v15:
==> flow/design.v (excerpt) <==
module neuron_intra_Nbits #(
    parameter N = 16,
    parameter N_INPUTS = 16,
    parameter LOG_N_INPUTS = 4  
) (
    input  wire                         clk,
    input  wire                         rst,
    input  wire                         en,
    input  wire signed [N*N_INPUTS-1:0] W,     
    input  wire signed [N*N_INPUTS-1:0] X_N,   
    output reg signed [         N-1:0] Out
);
clock: 14.7 ns
lec_check: 0
cap_margin: 20
cell_pad_in_sites_detail_placement: 1
core_margin: 6
core_utilization: 59
hold_slack_margin: 0.18
max_routing_layer: met5
place_density_lb_addon: 0.26
slew_margin: 10
run.sh (not shown) runs the stock make flow with config.mk's settings and CLKGATE_MAP_FILE=.
global routing (5_1_grt): v15 exited with error
#### Input delta (v5 over v15)
- HOLD_SLACK_MARGIN removed (was 0.18)
- CORE_UTILIZATION changed from 59 to 57
- MAX_ROUTING_LAYER removed (was met5)
- CELL_PAD_IN_SITES_DETAIL_PLACEMENT removed (was 1)
- CORE_MARGIN changed from 6 to 2
- PLACE_DENSITY_LB_ADDON removed (was 0.26)
- SLEW_MARGIN changed from 10 to 20
- the clock period (ns, I/O delays scaled along) changed from 14.7 to 11.0
==> comparison <==
v5: all stages done; final checks FAILED (setup timing).
Final estimated routing congestion in global placement shrinks slightly when moving from v15 to v5.
Compare v5 and v15 | setup slack at placement higher: v15
Between v5 and v15, the difference in floorplan die width is negligible.
For v9, these inputs were changed with respect to v5:
- a change of CORE_UTILIZATION from 57 to 40
- a change of the clock period (ns, I/O delays scaled along) from 11.0 to 13.3
### Flow results
Of v9 and v5, only v5 fails to finish with a clean layout.
v9: first-iteration DRC count lower than v5
Clock insertion delay at the later pin of the skew report, v9 and v5: higher on v5
Between v5 and v9, routed wire length decreased.
In the metrics for v9 and v5, the one carrying the higher layout overhead on the synthesized area is v5.
Input changes introduced in v23 (baseline for comparison: v9):
- swapping 40 for 58 in CORE_UTILIZATION
- putting SETUP_SLACK_MARGIN at 2.58 where nothing was set
- swapping 13.3 for 9.4 in the clock period (ns, I/O delays scaled along)
Results
To summarise v23: no stage aborted, but the layout did not pass its checks, failing on setup timing.
v9 finished end to end and its layout was clean on timing, DRC and antenna.
As far as synthesized-area fraction occupied by adder cells goes, v9 and v23 are indistinguishable; the numbers are identical.
v23 vs v9 on number of global-route vias before repair: v23 is the higher one.
Going from v9 to v23, worst setup slack went down, non-clock buffer count went up.
Of v9 and v23, the run reporting the higher die extent in x was v9.
Diff v9 -> v23: y dimension of the die decreased about 17%, met1 routed wirelength after detailed routing level.
The inputs of v45 differ from those of v23 as listed below.
- CAP_MARGIN now 40, was 20
- CORE_UTILIZATION now 72, was 58
- SETUP_SLACK_MARGIN now -0.05, was 2.58
- the clock period (ns, I/O delays scaled along) now 9.16, was 9.4
Findings:
v45 never completed; the flow aborted with a tool error in global routing (5_1_grt). Sequential-to-total area share from yosys stat: v23 vs v45 identical. Between v45 and v23, the difference in post-synthesis instance area is negligible. | area of the synthesized netlist per yosys stat | v45 vs v23 | ≈ equal |. v45 against v23; full die area is down by more than 10%. Between v45 and v23, post-cts gate resize count is higher for v45, v23 comes in under that. From v23 to v45, number of sinks handled by clock tree synthesis did not move at all. From v23 to v45, hold buffer count at cts did not move at all. Looking at die span in x, v45 sits about 10% lower than v23 does. As of v45, number of cell rows had fallen by more than 10% compared to v23. v45 has area after detailed placement below what v23 had.
Edits applied to the flow inputs when going from v45 to v21:
- a change of CAP_MARGIN from 40 to 5
- a change of SETUP_SLACK_MARGIN from -0.05 to 2.72
- a change of the clock period (ns, I/O delays scaled along) from 9.16 to 9.4
Results
- Standard cell area after detailed placement: v45 vs v21, no meaningful difference
- Finished, but not clean: v21, with setup timing.
- Changes observed in v21 relative to v45: row count has remained practically unchanged; final RePlAce weighted congestion has increased.

---

run A:
neuron_intra_Nbits again, from the RTL that the note above started with.
export LEC_CHECK = 0
export CAP_MARGIN = 10
export CELL_PAD_IN_SITES_DETAIL_PLACEMENT = 0
export CELL_PAD_IN_SITES_GLOBAL_PLACEMENT = 1
export CORE_MARGIN = 2
export CORE_UTILIZATION = 24
export CTS_CLUSTER_SIZE = 78
export GPL_ROUTABILITY_DRIVEN = 1
export HOLD_SLACK_MARGIN = -0.09
export MAX_ROUTING_LAYER = met4
export PLACE_DENSITY_LB_ADDON = 0.09
export SETUP_SLACK_MARGIN = 1.87
export SLEW_MARGIN = 20
create_clock -name core_clock -period 18.2 [get_ports {clk}]
The inputs of run B differ from those of run A as listed below.
- CAP_MARGIN: 10 -> 20
- CTS_CLUSTER_SIZE: 78 -> unset
- SETUP_SLACK_MARGIN: 1.87 -> unset
- PLACE_DENSITY_LB_ADDON: 0.09 -> unset
- GPL_ROUTABILITY_DRIVEN: 1 -> unset
- CORE_UTILIZATION: 24 -> 70
- CELL_PAD_IN_SITES_GLOBAL_PLACEMENT: 1 -> unset
- CELL_PAD_IN_SITES_DETAIL_PLACEMENT: 0 -> unset
- HOLD_SLACK_MARGIN: -0.09 -> unset
- the clock period (ns, I/O delays scaled along): 18.2 -> 11.1
==> results <==
From the logs: run B reached the end of the flow and failed the layout checks with setup timing. Run A → run B: period utilization rose 26 points; critical path buffer and inverter count rose by 1; setup slack down 3.93 ns; register-to-register slack decreased 7.03 ns.
Inputs modified between run B and run C:
- an added SETUP_SLACK_MARGIN of 3.17
- a change of CORE_UTILIZATION from 70 to 40
- a change of the clock period (ns, I/O delays scaled along) from 11.1 to 13.5
==> comparison <==
- Run C did not stop at any stage, and its layout met the timing, DRC and antenna checks.
- Re synthesis-stage register bit count: no difference whatsoever between run C and run B.
- Worst hold slack (run C over run B): decrease, 0.0072 ns
- Summary of the comparison: number of failing setup endpoints in the final timing report is lower in run C, relative to run B.
- Comparing run C against run B, there is no change at all in sequential cell count.
### run C -> run D
- CORE_UTILIZATION changed from 40 to 22
- CTS_CLUSTER_DIAMETER newly set to 264
- GPL_ROUTABILITY_DRIVEN newly set to 0
- PLACE_DENSITY_LB_ADDON newly set to 0.07
- CAP_MARGIN changed from 20 to 10
- CORE_MARGIN changed from 2 to 10
- CTS_CLUSTER_SIZE newly set to 71
- CORE_ASPECT_RATIO newly set to 1.08
- SLEW_MARGIN changed from 20 to 35
- SETUP_SLACK_MARGIN removed (was 3.17)
- Run D ended with more final critical path time including I/O delays and setup than run C.
- Launch point of the worst path = X_N[138]: run C; launch point of the worst path = X_N[228]: run D
- Looking at design area, run D sits about 4% higher than run C does.
- Comparing run C and run D, the lower area of the die was measured on run C.
- The net count of the finished layout number comes out higher for run D vs run C.
